==> flow/design.v (excerpt) <==
module division_float_32(clock, start, operand1, operand2, result, finish, illegal);
	input clock;  
	input start;  
	input [31:0] operand1, operand2;  
	output reg [31:0] result;  
	output reg finish;  
	output illegal;  
	reg [7:0] exponent;
	reg [23:0] significand1, significand2;
	reg [95:0] temp_operand1, temp_operand2;  
	reg [95:0] sub_result;
	reg [5:0] step;  
	always @(posedge clock) begin  
		if(start) begin
			significand1 = {1'b1, operand1[22:0]};
			significand2 = {1'b1, operand2[22:0]};
			temp_operand1 = {significand1, 24'b0};  
			temp_operand2 = {significand2, 48'b0};  
			finish = 0;
			step = 0;
		end
		if(step == 48) begin  
			sub_result = temp_operand1;  
			exponent = 127 + operand1[30:23] - operand2[30:23];
			if(sub_result[72:48] * 2 > significand2) begin
				sub_result = sub_result + 1;
			end
			if(sub_result[24]) begin
				result[22:0] = sub_result[23:1];
			end else begin
				exponent = exponent - 1;
				result[22:0] = sub_result[22:0];
			end
			if((127 + operand1[30:23]) < operand2[30:23]) begin
				exponent = 0;
			end
			result[31] = operand1[31] ^ operand2[31];
			result[30:23] = exponent;
			if(operand1 == 0) result = 0;
			finish = 1;
		end else begin  
			temp_operand1 = temp_operand1 << 1;  
			if (temp_operand1 >= temp_operand2) temp_operand1 = temp_operand1 - temp_operand2 + 1;
			step = step + 1;  
		end
	end
	assign illegal = (operand2 == 0) ? 1 : 0;  
endmodule
For scale: ~250 flip-flops, roughly 100 I/O pins, roughly 21000 um2 of cells after synthesis.
Settings: LEC_CHECK=0, ABC_AREA=0, CAP_MARGIN=15, CELL_PAD_IN_SITES_DETAIL_PLACEMENT=1, CELL_PAD_IN_SITES_GLOBAL_PLACEMENT=2, CORE_ASPECT_RATIO=0.73, CORE_MARGIN=5, CORE_UTILIZATION=17, CTS_CLUSTER_SIZE=25, GPL_TIMING_DRIVEN=0, MAX_ROUTING_LAYER=met4, PLACE_DENSITY_LB_ADDON=0.08, SLEW_MARGIN=20, TNS_END_PERCENT=50; clock period 6.83 ns.
run.sh (not shown) runs the stock make flow with config.mk's settings and CLKGATE_MAP_FILE=.
Then changed:
==> flow/config.mk (replaced) <==
export PLATFORM = sky130hd
export DESIGN_NAME = division_float_32
export DESIGN_NICKNAME = division_float_32
export VERILOG_FILES = /design/flow/design.v
export SDC_FILE = /design/flow/constraint.sdc
export NUM_CORES = 4
export LEC_CHECK = 0
export CAP_MARGIN = 20
export CORE_MARGIN = 2
export CORE_UTILIZATION = 58
export SETUP_SLACK_MARGIN = 1.13
export SLEW_MARGIN = 20
==> flow/constraint.sdc (replaced) <==
create_clock -name core_clock -period 4.07 [get_ports {clock}]
set_input_delay 0.8140 -clock core_clock [delete_from_list [all_inputs] [get_ports {clock}]]
set_output_delay 0.8140 -clock core_clock [all_outputs]
set_load 0.01 [all_outputs]
What happened: The new run finished but failed the layout checks on negative setup slack. Power rises by 120%. Die area came out lower by 71%. Wire length fell by 6.0%. Sequential share of layout area is lower by 4.3 points. Design area went up by 25%. Global-route usage rises by 23 points.
Then changed:
--- a/flow/config.mk
+++ b/flow/config.mk
@@ -8,5 +8,4 @@
 export CAP_MARGIN = 20
 export CORE_MARGIN = 2
-export CORE_UTILIZATION = 58
-export SETUP_SLACK_MARGIN = 1.13
+export CORE_UTILIZATION = 40
 export SLEW_MARGIN = 20
==> flow/constraint.sdc (replaced) <==
create_clock -name core_clock -period 5.05 [get_ports {clock}]
set_input_delay 1.0100 -clock core_clock [delete_from_list [all_inputs] [get_ports {clock}]]
set_output_delay 1.0100 -clock core_clock [all_outputs]
set_load 0.01 [all_outputs]
The changed run ran to the end with no violations.
Cell area came out lower by 22%.
Final cell count came out lower by 9.9%.
Non-clock buffer count went down by 613.
Die area rises by 44%.
Combinational power went down by 51%.
First-iteration DRC count came out lower by 69%.
Total power went down by 44%.
Register-to-register slack improved by 1700 ps.
Synthesized area stays the same.
Routed wire length fell by 38%.
Core utilization falls by 42 points.
Then changed:
--- a/flow/config.mk
+++ b/flow/config.mk
@@ -8,4 +8,6 @@
 export CAP_MARGIN = 20
 export CORE_MARGIN = 2
-export CORE_UTILIZATION = 40
+export CORE_UTILIZATION = 61
+export HOLD_SLACK_MARGIN = 0.29
+export SETUP_SLACK_MARGIN = 0.86
 export SLEW_MARGIN = 20
==> flow/constraint.sdc (replaced) <==
create_clock -name core_clock -period 2.94 [get_ports {clock}]
set_input_delay 0.5880 -clock core_clock [delete_from_list [all_inputs] [get_ports {clock}]]
set_output_delay 0.5880 -clock core_clock [all_outputs]
set_load 0.01 [all_outputs]
Effect:
- Now the flow never finished: it broke off in global routing (5_1_grt), error GRT-0232
- synthesized cell count is unchanged
- die size shrinks by a quarter to a third
- synthesized area is unchanged

division_float_32 again, from the RTL that the note above started with.
Settings: LEC_CHECK=0, ABC_AREA=0, CAP_MARGIN=20, CELL_PAD_IN_SITES_DETAIL_PLACEMENT=0, CORE_ASPECT_RATIO=0.89, CORE_MARGIN=2, CORE_UTILIZATION=70, CTS_CLUSTER_SIZE=24, MAX_ROUTING_LAYER=met5, SETUP_SLACK_MARGIN=1.3, SLEW_MARGIN=20, TNS_END_PERCENT=50; clock period 5.14 ns.
The starting point stopped in 5_1_grt with GRT-0232.
Edit:
==> flow/config.mk (replaced) <==
export PLATFORM = sky130hd
export DESIGN_NAME = division_float_32
export DESIGN_NICKNAME = division_float_32
export VERILOG_FILES = /design/flow/design.v
export SDC_FILE = /design/flow/constraint.sdc
export NUM_CORES = 4
export LEC_CHECK = 0
export CAP_MARGIN = 20
export CORE_MARGIN = 2
export CORE_UTILIZATION = 40
export SLEW_MARGIN = 20
==> flow/constraint.sdc (replaced) <==
create_clock -name core_clock -period 5.5 [get_ports {clock}]
set_input_delay 1.1000 -clock core_clock [delete_from_list [all_inputs] [get_ports {clock}]]
set_output_delay 1.1000 -clock core_clock [all_outputs]
set_load 0.01 [all_outputs]
- The new run produced a clean layout
- synthesized area is unchanged
- die area is higher by 73%
- synthesized cell count stays the same
No activity file was given, so power comes from the tool's default toggle rates.
